maple:
// bf16_unit
module bf16_unit
# (parameter G = 6) (
    input  clk,
    input  reset,
    input  [15:0] in1,
    input  [15:0] in2,
    input  [15:0] in3,
    input  [15:0] in4,
    input  [15:0] in5,
    input  [15:0] in6,
    input  [15:0] in7,
    input  [15:0] in8,
    input  [15:0] in9,
    input  [15:0] in10,
    input  [15:0] in11,
    input  [15:0] in12,
    input  [15:0] in13,
    input  [15:0] in14,
    input  [15:0] in15,
    input  [15:0] in16,
    input  [15:0] in17,
    input  [15:0] in18,
    input  [4:0] funct5,
    output wire [15:0] result
);
For scale: roughly 19000 cells after synthesis, roughly 310 I/O pins.
clock: 4.82 ns
lec_check: 0
cap_margin: 20
core_margin: 2
core_utilization: 72
cts_cluster_diameter: 67
cts_cluster_size: 14
place_density: 0.4
slew_margin: 20
run.sh (not shown) runs the stock make flow with config.mk's settings and CLKGATE_MAP_FILE=.
The final report for maple shows a completed flow and a layout that fails verification, specifically negative setup slack.
Inputs modified between maple and garnet:
# maple
export LEC_CHECK = 0
export CAP_MARGIN = 20
export CORE_MARGIN = 2
export CORE_UTILIZATION = 72
export CTS_CLUSTER_DIAMETER = 67
export CTS_CLUSTER_SIZE = 14
export PLACE_DENSITY = 0.4
export SLEW_MARGIN = 20
create_clock -name core_clock -period 4.82 [get_ports {clk}]
# garnet
export LEC_CHECK = 0
export CAP_MARGIN = 20
export CORE_MARGIN = 2
export CORE_UTILIZATION = 72
export PLACE_DENSITY = 0.42
export SLEW_MARGIN = 20
create_clock -name core_clock -period 7.25 [get_ports {clk}]
Findings:
Summary of maple and garnet: one run falls short of a clean finish, namely maple.
Finished, but not clean: maple, with negative setup slack.
Looking at number of instances in the placed design, garnet sits about 0.6% lower than maple does.
Taking maple as the reference point, the transition time of the tightest slew-check pin of garnet falls by 120 ps.
The portion of the clock cycle consumed by the worst path in the final layout number comes out lower for garnet vs maple.
Re die area: no difference whatsoever between maple and garnet.
Cells: garnet has more instances than maple
| clock-buffer cell count | higher: garnet |
Comparing garnet and maple, the lower worst relative slew slack was measured on maple.
Comparing global-route wire length before repair for garnet and maple, the smaller number came from garnet.
Clock network fraction of design power: lower on maple
The following lists how amber was set up differently from garnet:
# garnet
export LEC_CHECK = 0
export CAP_MARGIN = 20
export CORE_MARGIN = 2
export CORE_UTILIZATION = 72
export PLACE_DENSITY = 0.42
export SLEW_MARGIN = 20
create_clock -name core_clock -period 7.25 [get_ports {clk}]
# amber
export LEC_CHECK = 0
export CAP_MARGIN = 20
export CORE_MARGIN = 2
export CORE_UTILIZATION = 21
export PLACE_DENSITY = 0.6
export SLEW_MARGIN = 20
create_clock -name core_clock -period 13.5 [get_ports {clk}]
Notes after the runs:
- The last element of the critical path comes out result[5] in one run and result[13] in the other, namely in garnet and amber respectively.
- Summary — global-route wire length before repair, amber relative to garnet: higher, by 4.2%.
- Taking garnet as the reference, in amber non-clock buffer count in the final layout saw an increase, part of the cycle the worst path needs shows a reduction of 26 points, starting density of the core moved down, total power per unit cell area -49%.
- Changes observed in amber relative to garnet: global routing usage on met2 went down, global placer's final weighted congestion down about 10%, fraction of power consumed by the clock network rose by 0.2 points, post-layout worst setup margin increased 3990 ps.
- After detailed routing, garnet needs less wire than amber.
- Re number of cells produced by synthesis: no difference whatsoever between amber and garnet.


Starting RTL as in the previous note.
Settings: LEC_CHECK=0, ABC_AREA=1, CAP_MARGIN=20, CORE_MARGIN=2, CORE_UTILIZATION=72, CTS_CLUSTER_DIAMETER=372, CTS_CLUSTER_SIZE=14, PLACE_DENSITY=0.6, SLEW_MARGIN=20; clock period 4.45 ns.
The starting point finished but fails on negative setup slack.
Rerun with:
--- a/flow/config.mk
+++ b/flow/config.mk
@@ -6,10 +6,8 @@
 export NUM_CORES = 4
 export LEC_CHECK = 0
-export ABC_AREA = 1
 export CAP_MARGIN = 20
 export CORE_MARGIN = 2
 export CORE_UTILIZATION = 72
-export CTS_CLUSTER_DIAMETER = 372
+export CTS_CLUSTER_DIAMETER = 350
 export CTS_CLUSTER_SIZE = 14
-export PLACE_DENSITY = 0.6
 export SLEW_MARGIN = 20
==> flow/constraint.sdc (replaced) <==
create_clock -name core_clock -period 4.86 [get_ports {clk}]
set_input_delay 0.9720 -clock core_clock [delete_from_list [all_inputs] [get_ports {clk}]]
set_output_delay 0.9720 -clock core_clock [all_outputs]
set_load 0.01 [all_outputs]
The changed run ran to the end with violations: negative setup slack. First-iteration DRC count drops by well over a third. Global-route usage came out lower by 3.8 points. Final cell count shrinks by a quarter to a third. Combinational power came out lower by well over a third. Clock skew falls by 0.0070 ns. Non-clock buffer count goes down by 149. Area after synthesis decreases by a few percent.


v20:
Starting RTL as in the previous note.
## bf16_unit
module bf16_unit
# (parameter G = 6) (
    input  clk,
    input  reset,
    input  [15:0] in1,
    input  [15:0] in2,
    input  [15:0] in3,
    input  [15:0] in4,
    input  [15:0] in5,
    input  [15:0] in6,
    input  [15:0] in7,
    input  [15:0] in8,
    input  [15:0] in9,
    input  [15:0] in10,
    input  [15:0] in11,
    input  [15:0] in12,
    input  [15:0] in13,
    input  [15:0] in14,
    input  [15:0] in15,
    input  [15:0] in16,
    input  [15:0] in17,
    input  [15:0] in18,
    input  [4:0] funct5,
    output wire [15:0] result
);
    reg [4:0] p1_funct5;
    reg [4:0] p2_funct5;
    reg [4:0] p3_funct5;
    reg [4:0] p4_funct5;
    reg [4:0] p5_funct5;
    reg [4:0] p6_funct5;
    reg [4:0] p7_funct5;
    reg [4:0] p8_funct5;
    reg [4:0] p9_funct5;
    reg [4:0] p10_funct5;
    reg [4:0] p11_funct5;
    reg [4:0] p12_funct5;
    reg [4:0] p13_funct5;
    reg [4:0] p14_funct5;
    reg [4:0] p15_funct5;
    reg [15:0] p1_in1;
    reg [15:0] p1_in2;
    reg [15:0] p1_in3;
    reg [15:0] p2_in1;
    reg [15:0] p2_in2;
    reg [15:0] p2_in3;
    reg [15:0] p3_in1;
    reg [15:0] p3_in2;
    reg [15:0] p3_in3;
    reg [15:0] p4_in1;
    reg [15:0] p4_in2;
    reg [15:0] p4_in3;
    reg [15:0] p5_in1;
    reg [15:0] p5_in2;
    reg [15:0] p5_in3;
    reg [15:0] p6_in1;
    reg [15:0] p6_in2;
    reg [15:0] p6_in3;
    reg [15:0] p7_in1;
    reg [15:0] p7_in2;
    reg [15:0] p7_in3; 
    reg [15:0] p8_in1;
    reg [15:0] p8_in2;
    reg [15:0] p8_in3; 
    reg [15:0] p9_in1;
    reg [15:0] p9_in2;
    reg [15:0] p9_in3; 
    wire [15:0] mux_mult_add_sub;
    wire [15:0] mux_macc;
    wire [15:0] s_in1;
  ...
==> flow/config.mk <==
export PLATFORM = sky130hd
export DESIGN_NAME = bf16_unit
export DESIGN_NICKNAME = bf16_unit
export VERILOG_FILES = /design/flow/design.v
export SDC_FILE = /design/flow/constraint.sdc
export NUM_CORES = 4
export LEC_CHECK = 0
export ABC_AREA = 0
export CAP_MARGIN = 25
export CORE_ASPECT_RATIO = 1.08
export CORE_MARGIN = 2
export CORE_UTILIZATION = 42
export CTS_CLUSTER_DIAMETER = 80
export CTS_CLUSTER_SIZE = 22
export GPL_ROUTABILITY_DRIVEN = 1
export HOLD_SLACK_MARGIN = 0.18
export PLACE_DENSITY = 0.4
export SETUP_SLACK_MARGIN = -0.64
export SLEW_MARGIN = 20
==> flow/constraint.sdc <==
create_clock -name core_clock -period 13.8 [get_ports {clk}]
set_input_delay 2.7600 -clock core_clock [delete_from_list [all_inputs] [get_ports {clk}]]
set_output_delay 2.7600 -clock core_clock [all_outputs]
set_load 0.01 [all_outputs]
v20 ran to completion and came out clean on the timing, DRC and antenna checks.
Modified inputs, v12 compared to v20
- swapping 1.08 for 0.52 in CORE_ASPECT_RATIO
- clearing PLACE_DENSITY, which used to be 0.4
- clearing SETUP_SLACK_MARGIN, which used to be -0.64
- swapping 25 for 20 in CAP_MARGIN
- swapping 22 for 26 in CTS_CLUSTER_SIZE
- swapping 42 for 61 in CORE_UTILIZATION
- swapping 13.8 for 5.84 in the clock period (ns, I/O delays scaled along)
Findings:
- As far as chip area line of the yosys report goes, v12 and v20 are indistinguishable; the numbers are identical.
- v12: first-pass GRT wire length is 7.3% lower than what v20 reported.
- Looking at worst setup path endpoint, the result[2] result is from v20; the result[9] one comes from v12.
- Per the comparison of v12 with v20, overall power after layout went up by 120%, required time at the worst-slack endpoint moved down, proportion of cell area occupied by multi-input gates higher, die extent in y lost 280 microns, final non-filler cell total went down.
Input-level comparison between v57 and v12:
- clearing GPL_ROUTABILITY_DRIVEN, which used to be 1
- clearing CTS_CLUSTER_SIZE, which used to be 26
- clearing CTS_CLUSTER_DIAMETER, which used to be 80
- clearing CORE_ASPECT_RATIO, which used to be 0.52
- clearing HOLD_SLACK_MARGIN, which used to be 0.18
- clearing ABC_AREA, which used to be 0
- putting PLACE_DENSITY at 0.6 where nothing was set
- swapping 61 for 9 in CORE_UTILIZATION
- swapping 5.84 for 11.4 in the clock period (ns, I/O delays scaled along)
Results
- In the flow results for v57 and v12, the routed length per instance is smaller on v57.
- When v57 is measured against v12, its clock edge transition at the registers on the reported setup and hold paths turns out 0.04 ns lower.
- Against v12, combinational power in v57 fell by more than half.
- Final instance area was higher in v57 than in v12.
- Comparing v57 and v12, largest vdd supply drop is lower on v57.
- The layout filler cell count number comes out lower for v12 vs v57.
- Looking at worst-case headroom to the max-slew limit, v57 sits 1.9 points above v12.
- Summary of v57 over v12: final worst-path cycle share went down by 25 points, buffer count excluding the clock tree in the final layout now sits lower, length of routed wiring on met1 -19000 microns.
Input changes introduced in v46 (baseline for comparison: v57):
- SETUP_SLACK_MARGIN: unset -> -0.46
- CORE_UTILIZATION: 9 -> 40
- the clock period (ns, I/O delays scaled along): 11.4 -> 7.67
- The final layouts of v46 and v57 pass the timing, DRC and antenna checks.
- Compared v46 vs v57, and final cell count is down in v46.
- A critical path launch point of fmadd_fmsub.p6_reg_alu_r[7] is what v46 shows, while fmadd_fmsub.p6_reg_alu_r[8] belongs to v57.
- Per the comparison of v46 with v57, average instance area after synthesis stayed essentially flat; final area fell by 11%.
Power and IR drop assume default switching activity.
